## run A
## mac_16bit
module mac_16bit(out_rounded,md,mr,clk,rst);
output reg [26:0] out_rounded;
input [15:0] md,mr;               
input clk,rst;
reg [15:0] MD,MR;
reg [39:0] acc;
wire [39:0] mult_out;
wire [17:0] PP0,PP1,PP2,PP3,PP4,PP5,PP6,PP7,PP8;
reg [31:0] PP0_reg,PP1_reg,PP2_reg,PP3_reg,PP4_reg,PP5_reg,PP6_reg,PP7_reg,PP8_reg;
wire [31:0] PP0_FULL,PP1_FULL,PP2_FULL,PP3_FULL,PP4_FULL,PP5_FULL,PP6_FULL,PP7_FULL,PP8_FULL;
wire [7:0] neg;
wire [31:0] sum0,carry0,sum1,carry1,sum2,carry2,sum3,carry3,sum4,carry4,sum5,carry5,sum6,carry6;
wire [39:0] new_acc;
reg [2:0] setup_count;
reg setup_completed;
reg [8:0] count;
generatePartialProducts PP(.PP0(PP0),.PP1(PP1),.PP2(PP2),.PP3(PP3),.PP4(PP4),.PP5(PP5),.PP6(PP6),.PP7(PP7),.PP8(PP8),.neg(neg),.MD(MD),.MR(MR));
genvar i;
assign PP0_FULL[16:0] = PP0;
for(i=31; i>16; i=i-1) begin
  assign PP0_FULL[i] = PP0_FULL[16];
end
assign PP1_FULL[18:2] = PP1;
for(i=31; i>18; i=i-1) begin
  assign PP1_FULL[i] = PP1_FULL[18];
end
assign PP1_FULL[1] = 1'b0;
assign PP1_FULL[0] = neg[0];
assign PP2_FULL[20:4] = PP2;
for(i=31; i>20; i=i-1) begin
  assign PP2_FULL[i] = PP2_FULL[20];
end
assign PP2_FULL[3] = 1'b0;
  ...
Size in the first run: about 61 I/O pins, about 20000 um2 of cells after synthesis.
==> flow/config.mk <==
export PLATFORM = sky130hd
export DESIGN_NAME = mac_16bit
export DESIGN_NICKNAME = mac_16bit
export VERILOG_FILES = /design/flow/design.v
export SDC_FILE = /design/flow/constraint.sdc
export NUM_CORES = 4
export LEC_CHECK = 0
export ABC_AREA = 1
export CAP_MARGIN = 20
export CELL_PAD_IN_SITES_GLOBAL_PLACEMENT = 1
export CORE_ASPECT_RATIO = 1.05
export CORE_MARGIN = 2
export CORE_UTILIZATION = 40
export CTS_CLUSTER_SIZE = 26
export GPL_ROUTABILITY_DRIVEN = 0
export GPL_TIMING_DRIVEN = 0
export HOLD_SLACK_MARGIN = 0.22
export MAX_ROUTING_LAYER = met5
export SETUP_SLACK_MARGIN = 0.14
export SLEW_MARGIN = 5
export TNS_END_PERCENT = 75
==> flow/constraint.sdc <==
create_clock -name core_clock -period 9.72 [get_ports {clk}]
set_input_delay 1.9440 -clock core_clock [delete_from_list [all_inputs] [get_ports {clk}]]
set_output_delay 1.9440 -clock core_clock [all_outputs]
set_load 0.01 [all_outputs]
run.sh (not shown) runs the stock make flow with config.mk's settings and CLKGATE_MAP_FILE=.
The following lists how run B was set up differently from run A:
==> flow/config.mk <==
export PLATFORM = sky130hd
export DESIGN_NAME = mac_16bit
export DESIGN_NICKNAME = mac_16bit
export VERILOG_FILES = /design/flow/design.v
export SDC_FILE = /design/flow/constraint.sdc
export NUM_CORES = 4
export LEC_CHECK = 0
export CAP_MARGIN = 20
export CORE_MARGIN = 2
export CORE_UTILIZATION = 72
export PLACE_DENSITY_LB_ADDON = 0.0
export SLEW_MARGIN = 20
==> flow/constraint.sdc <==
create_clock -name core_clock -period 6.47 [get_ports {clk}]
set_input_delay 1.2940 -clock core_clock [delete_from_list [all_inputs] [get_ports {clk}]]
set_output_delay 1.2940 -clock core_clock [all_outputs]
set_load 0.01 [all_outputs]
Results
- [diff] worst max-slew margin expressed relative to the limit, run B relative to run A: improvement
- What the final checks of run B revealed, after a flow that finished every stage, was a layout that fails on negative setup slack.
- [diff] synthesized area, run B relative to run A: regression
- Summary: with run A as the reference, unique cell type count in the Yosys netlist in run B moved up by more than a quarter.
- Against run A, run B comes in 17% lower on routed wire length.
- From run A to run B the numbers moved as follows: placed wire-length estimate after detailed placement went down 32%; biggest fanout along the worst timing path saw a decrease; minimum clock period after layout has decreased; worst setup slack lower.
- Reported for run B and run A, count of pins over their slew limit turned out identical to the last digit.
#### Input delta (run C over run B)
diff --git a/flow/config.mk b/flow/config.mk
--- a/flow/config.mk
+++ b/flow/config.mk
@@ -10,0 +11 @@
+export CTS_CLUSTER_SIZE = 40
==> flow/constraint.sdc <==
create_clock -name core_clock -period 3.73 [get_ports {clk}]
set_input_delay 0.7460 -clock core_clock [delete_from_list [all_inputs] [get_ports {clk}]]
set_output_delay 0.7460 -clock core_clock [all_outputs]
set_load 0.01 [all_outputs]
### Flow results
- Run B had finished all stages when the layout checks came back failing, citing negative setup slack.
- STATUS run=run C STAGES=ALL_DONE FINAL_CHECKS=FAILED CAUSE=negative setup slack
- Compared with run B, run C shows a final setup TNS that is 74410 ps lower.
- Summary — final worst-path cycle share, run C relative to run B: higher, by 86 points.
- The fill cell instance count of the final layout in run C was lower than what run B gave.
- The clock tree buffer count of the final layout in run C was higher than what run B gave.
Changes in run D relative to run C:
diff --git a/flow/config.mk b/flow/config.mk
--- a/flow/config.mk
+++ b/flow/config.mk
@@ -8 +8 @@
-export CAP_MARGIN = 20
+export CAP_MARGIN = 5
@@ -11 +11 @@
-export CTS_CLUSTER_SIZE = 40
+export CTS_CLUSTER_SIZE = 75
==> flow/constraint.sdc <==
create_clock -name core_clock -period 6.24 [get_ports {clk}]
set_input_delay 1.2480 -clock core_clock [delete_from_list [all_inputs] [get_ports {clk}]]
set_output_delay 1.2480 -clock core_clock [all_outputs]
set_load 0.01 [all_outputs]
Findings:
The flow completed for run D, but it is not clean: the layout still shows negative setup slack. Going from run C to run D, non-clock buffer count moved down. In the tables for run D and run C, number of cells on the critical path reads higher with run D. Diff run C..run D | sequential element share of the synthesized area | unchanged. Run D vs run C — final estimated routing congestion in global placement dropped about 6%. Delta (run D minus run C): setup slack after layout shows an increase of 2990 ps, register-to-register setup slack went up 2990 ps.


== run 1 ==
Starting RTL as in the previous note.
clock: 5.17 ns
lec_check: 0
abc_area: 1
cap_margin: 20
cell_pad_in_sites_global_placement: 0
core_aspect_ratio: 0.91
core_margin: 2
core_utilization: 72
cts_cluster_diameter: 215
gpl_routability_driven: 0
min_routing_layer: met1
place_density_lb_addon: 0.01
setup_slack_margin: 1.46
slew_margin: 20
tns_end_percent: 70
Complete run, failing final checks: run 1, reason negative setup slack.
Input changes introduced in run 2 (baseline for comparison: run 1):
Settings: SETUP_SLACK_MARGIN now -0.36, was 1.46; the clock period (ns, I/O delays scaled along) now 4.88, was 5.17.
[summary]
Completing all stages was not enough for run 2: its layout failed the final checks because of negative setup slack.
Measured slew at the worst slew-check pin for run 2 is lower than for run 1.
Going from run 1 to run 2, reg-to-reg setup timing slack went down by 0.25 ns, number of standard cells in the layout, taps in and fillers out flat.
Number of instances resized during post-cts repair shrinks by more than a quarter when moving from run 1 to run 2.
For number of endpoints failing setup at the final stage, dividing the value from run 2 by the value from run 1 gives 1.17.
Number of antenna violations at the first check in global routing (run 2 over run 1): decrease, 1
In run 2, post-layout utilization of the core is lower than in run 1.
Run 2 ended up with a lower total length of routed wires than run 1 did.
Overall fraction of global-route tracks in use: run 2 < run 1
Setup changes, run 2 to run 3
Settings: a deleted CTS_CLUSTER_DIAMETER that had been 215; a change of CORE_UTILIZATION from 72 to 18; a deleted MIN_ROUTING_LAYER that had been met1; a deleted PLACE_DENSITY_LB_ADDON that had been 0.01; a deleted GPL_ROUTABILITY_DRIVEN that had been 0; a deleted TNS_END_PERCENT that had been 70; a deleted CELL_PAD_IN_SITES_GLOBAL_PLACEMENT that had been 0; a deleted SETUP_SLACK_MARGIN that had been -0.36; a deleted ABC_AREA that had been 1; a deleted CORE_ASPECT_RATIO that had been 0.91; a change of the clock period (ns, I/O delays scaled along) from 4.88 to 6.71.
## What came out
Run 3 completed end to end; final checks failed (negative setup slack). Run 3 vs. run 2: clock network area share climbed 0.33 points, post-layout utilization of the core dropped 67 points. Run 3 gives less area added between synthesis and finish than run 2 did.
Inputs modified between run 3 and run 4:
Settings: SLEW_MARGIN: 20 -> 30; ABC_AREA: unset -> 1; CORE_UTILIZATION: 18 -> 40; the clock period (ns, I/O delays scaled along): 6.71 -> 6.9.
## What came out
- Of run 3 and run 4, only run 4 finishes the flow clean.
- Run 3: all stages done; final checks FAILED (negative setup slack).
- Relative to run 3, critical path arrival has decreased by 0.36 ns in run 4.
- Summary: with run 3 as the reference, cell count in run 4 moved down by more than 10%.
- Relative to run 3, maximum fanout count along the critical path has increased by 2 in run 4.
- Run 3 tops out at a lower clock frequency than run 4.
- Run 4 vs run 3 — number of standard cells after synthesis rose about 2.2%.
- Comparing run 3 and run 4, the higher layout overhead on the synthesized area was measured on run 3.
The following lists how run 5 was set up differently from run 4:
Settings: CORE_UTILIZATION changed from 40 to 69; CTS_CLUSTER_DIAMETER newly set to 202; SLEW_MARGIN changed from 30 to 20; CTS_CLUSTER_SIZE newly set to 20; ABC_AREA removed (was 1); the clock period (ns, I/O delays scaled along) changed from 6.9 to 5.58.
### Flow results
Ran to the end and failed final checks on negative setup slack: run 5.
Compared with run 4, run 5 has less setup slack.
Run 5 gives less clock network area share than run 4 did.
Cell depth of the worst setup path: run 5 < run 4
Number of cells on the worst reg-to-reg path of run 5 falls short of that of run 4 by a few percent.
Count of instantiated cells in the yosys netlist: higher on run 4
Met1 layer wirelength in the final routing: run 5 vs run 4 down about 6%
The buffers plus inverters on the worst setup path of run 5 falls short of that of run 4 by 1.
Largest net degree at the start of global routing ended up 27% lower on run 5 than on run 4.
Area after synthesis (run 5 vs. run 4) increases by a few percent


Starting RTL as in the previous note.
==> flow/config.mk <==
export PLATFORM = sky130hd
export DESIGN_NAME = mac_16bit
export DESIGN_NICKNAME = mac_16bit
export VERILOG_FILES = /design/flow/design.v
export SDC_FILE = /design/flow/constraint.sdc
export NUM_CORES = 4
export LEC_CHECK = 0
export ABC_AREA = 1
export CAP_MARGIN = 0
export CELL_PAD_IN_SITES_DETAIL_PLACEMENT = 2
export CELL_PAD_IN_SITES_GLOBAL_PLACEMENT = 1
export CORE_ASPECT_RATIO = 0.74
export CORE_MARGIN = 7
export CORE_UTILIZATION = 51
export CTS_CLUSTER_DIAMETER = 84
export CTS_CLUSTER_SIZE = 19
export GPL_ROUTABILITY_DRIVEN = 0
export HOLD_SLACK_MARGIN = 0.08
export MAX_ROUTING_LAYER = met4
export MIN_ROUTING_LAYER = met2
export PLACE_DENSITY_LB_ADDON = 0.01
export SLEW_MARGIN = 25
export TNS_END_PERCENT = 5
==> flow/constraint.sdc <==
create_clock -name core_clock -period 8.54 [get_ports {clk}]
set_input_delay 1.7080 -clock core_clock [delete_from_list [all_inputs] [get_ports {clk}]]
set_output_delay 1.7080 -clock core_clock [all_outputs]
set_load 0.01 [all_outputs]
The first run aborted during detailed placement (3_5_place_dp) with DPL-0033.
Next try:
==> flow/config.mk (replaced) <==
export PLATFORM = sky130hd
export DESIGN_NAME = mac_16bit
export DESIGN_NICKNAME = mac_16bit
export VERILOG_FILES = /design/flow/design.v
export SDC_FILE = /design/flow/constraint.sdc
export NUM_CORES = 4
export LEC_CHECK = 0
export CAP_MARGIN = 20
export CORE_MARGIN = 2
export CORE_UTILIZATION = 20
export SLEW_MARGIN = 20
==> flow/constraint.sdc (replaced) <==
create_clock -name core_clock -period 9.82 [get_ports {clk}]
set_input_delay 1.9640 -clock core_clock [delete_from_list [all_inputs] [get_ports {clk}]]
set_output_delay 1.9640 -clock core_clock [all_outputs]
set_load 0.01 [all_outputs]
With this change the flow produced a clean layout.
Die size went up by well over a third.
Synthesized cell count drops by a few percent.
Synthesized area climbs by a few percent.
Next try:
--- a/flow/config.mk
+++ b/flow/config.mk
@@ -9,3 +9,3 @@
 export CORE_MARGIN = 2
-export CORE_UTILIZATION = 20
+export CORE_UTILIZATION = 40
 export SLEW_MARGIN = 20
==> flow/constraint.sdc (replaced) <==
create_clock -name core_clock -period 6.9 [get_ports {clk}]
set_input_delay 1.3800 -clock core_clock [delete_from_list [all_inputs] [get_ports {clk}]]
set_output_delay 1.3800 -clock core_clock [all_outputs]
set_load 0.01 [all_outputs]
The new run passed the timing, DRC and antenna checks.
Area after synthesis does not change.
Worst hold slack is about the same.
Routed wire length goes down by 2.8%.
Register-to-register slack is worse by 2.2 ns.
Final cell count goes down by 18%.
Worst setup slack loses 2.2 ns.
Fmax increases by 11%.
Sequential share of layout area rose by 0.34 points.
Next try:
--- a/flow/config.mk
+++ b/flow/config.mk
@@ -9,3 +9,6 @@
 export CORE_MARGIN = 2
-export CORE_UTILIZATION = 40
+export CORE_UTILIZATION = 72
+export CTS_CLUSTER_SIZE = 77
+export PLACE_DENSITY_LB_ADDON = 0.0
+export SETUP_SLACK_MARGIN = 1.8
 export SLEW_MARGIN = 20
==> flow/constraint.sdc (replaced) <==
create_clock -name core_clock -period 6.4 [get_ports {clk}]
set_input_delay 1.2800 -clock core_clock [delete_from_list [all_inputs] [get_ports {clk}]]
set_output_delay 1.2800 -clock core_clock [all_outputs]
set_load 0.01 [all_outputs]
The new run finished but failed the layout checks on negative setup slack. Design area came out higher by 1.9%. Register-to-register slack loses 0.65 ns. Die size shrinks by 44%.


== exp/violet ==
Starting RTL as in the previous note.
clock: 3.28 ns
lec_check: 0
cap_margin: 40
core_margin: 2
core_utilization: 72
cts_cluster_size: 15
hold_slack_margin: -0.1
setup_slack_margin: 0.18
slew_margin: 20
exp/violet: flow complete, layout not clean; failing: max-capacitance violations, max-slew violations, negative setup slack
Changes in exp/ember relative to exp/violet:
# exp/violet
export LEC_CHECK = 0
export CAP_MARGIN = 40
export CORE_MARGIN = 2
export CORE_UTILIZATION = 72
export CTS_CLUSTER_SIZE = 15
export HOLD_SLACK_MARGIN = -0.1
export SETUP_SLACK_MARGIN = 0.18
export SLEW_MARGIN = 20
create_clock -name core_clock -period 3.28 [get_ports {clk}]
# exp/ember
export LEC_CHECK = 0
export CAP_MARGIN = 20
export CORE_MARGIN = 2
export CORE_UTILIZATION = 65
export SLEW_MARGIN = 20
create_clock -name core_clock -period 4.6 [get_ports {clk}]
Findings:
The higher utilization came out of exp/violet. Going from exp/violet to exp/ember, slew at the pin with the worst max-slew slack shrinks by 0.89 ns. The final report for exp/ember shows a completed flow and a layout that fails verification, specifically negative setup slack. Diff exp/violet -> exp/ember: area growth from synthesis to final layout now smaller, row count now larger, number of logic stages on the critical path including buffering now larger, routed wire length now smaller. exp/ember vs exp/violet, global-route usage went down by 8.7 points.
[inputs] exp/willow vs exp/ember
# exp/ember
export LEC_CHECK = 0
export CAP_MARGIN = 20
export CORE_MARGIN = 2
export CORE_UTILIZATION = 65
export SLEW_MARGIN = 20
create_clock -name core_clock -period 4.6 [get_ports {clk}]
# exp/willow
export LEC_CHECK = 0
export CAP_MARGIN = 20
export CORE_MARGIN = 2
export CORE_UTILIZATION = 40
export SLEW_MARGIN = 20
create_clock -name core_clock -period 6.71 [get_ports {clk}]
- STATUS run=exp/willow STAGES=ALL_DONE FINAL_CHECKS=FAILED CAUSE=negative setup slack
- Going from exp/ember to exp/willow, final period demand of the worst path rose by 0.027 ns, overall global routing resource usage fell by 13 points, data arrival time at the worst-slack endpoint fell by 0.06 ns.
Changes in exp/delta relative to exp/willow:
# exp/willow
export LEC_CHECK = 0
export CAP_MARGIN = 20
export CORE_MARGIN = 2
export CORE_UTILIZATION = 40
export SLEW_MARGIN = 20
create_clock -name core_clock -period 6.71 [get_ports {clk}]
# exp/delta
export LEC_CHECK = 0
export CAP_MARGIN = 20
export CORE_MARGIN = 2
export CORE_UTILIZATION = 72
export PLACE_DENSITY_LB_ADDON = 0.0
export SLEW_MARGIN = 20
create_clock -name core_clock -period 6.4 [get_ports {clk}]
Results
Although exp/delta finished all stages, its layout failed final checks on negative setup slack. Hold slack across exp/willow and exp/delta: no real change. Detailed route wirelength on metal3 delta for exp/delta relative to exp/willow: 70% higher. Count of clock-net buffers in the final layout, exp/willow and exp/delta: lower on exp/delta. Maximum frequency down about 0.5% in exp/delta wrt exp/willow. The final worst-path setup slack reported for exp/delta is smaller than that of exp/willow by 0.34 ns. When exp/delta is measured against exp/willow, its met2 global-route usage turns out 28 points higher. exp/delta vs exp/willow — area of the placeable core dropped by more than a quarter. The final clock period utilization by the worst path number comes out higher for exp/delta vs exp/willow.
#### Input delta (exp/tundra over exp/delta)
# exp/delta
export LEC_CHECK = 0
export CAP_MARGIN = 20
export CORE_MARGIN = 2
export CORE_UTILIZATION = 72
export PLACE_DENSITY_LB_ADDON = 0.0
export SLEW_MARGIN = 20
create_clock -name core_clock -period 6.4 [get_ports {clk}]
# exp/tundra
export LEC_CHECK = 0
export ABC_AREA = 1
export CAP_MARGIN = 20
export CORE_MARGIN = 2
export CORE_UTILIZATION = 72
export CTS_CLUSTER_DIAMETER = 202
export CTS_CLUSTER_SIZE = 20
export PLACE_DENSITY_LB_ADDON = 0.29
export SLEW_MARGIN = 20
create_clock -name core_clock -period 5.58 [get_ports {clk}]
Results
exp/delta ended up with acc[36]$_SDFFE_PP0P_ as its destination of the critical timing path; exp/tundra ended up with acc[39]$_SDFFE_PP0P_. Cell with the largest stage delay on the worst path = fa_2: exp/tundra; cell with the largest stage delay on the worst path = fa_1: exp/delta. Wire length: exp/tundra > exp/delta. exp/tundra: all stages done; final checks FAILED (negative setup slack). Compared with exp/delta, exp/tundra shows multi-input logic area that has gone up slightly.
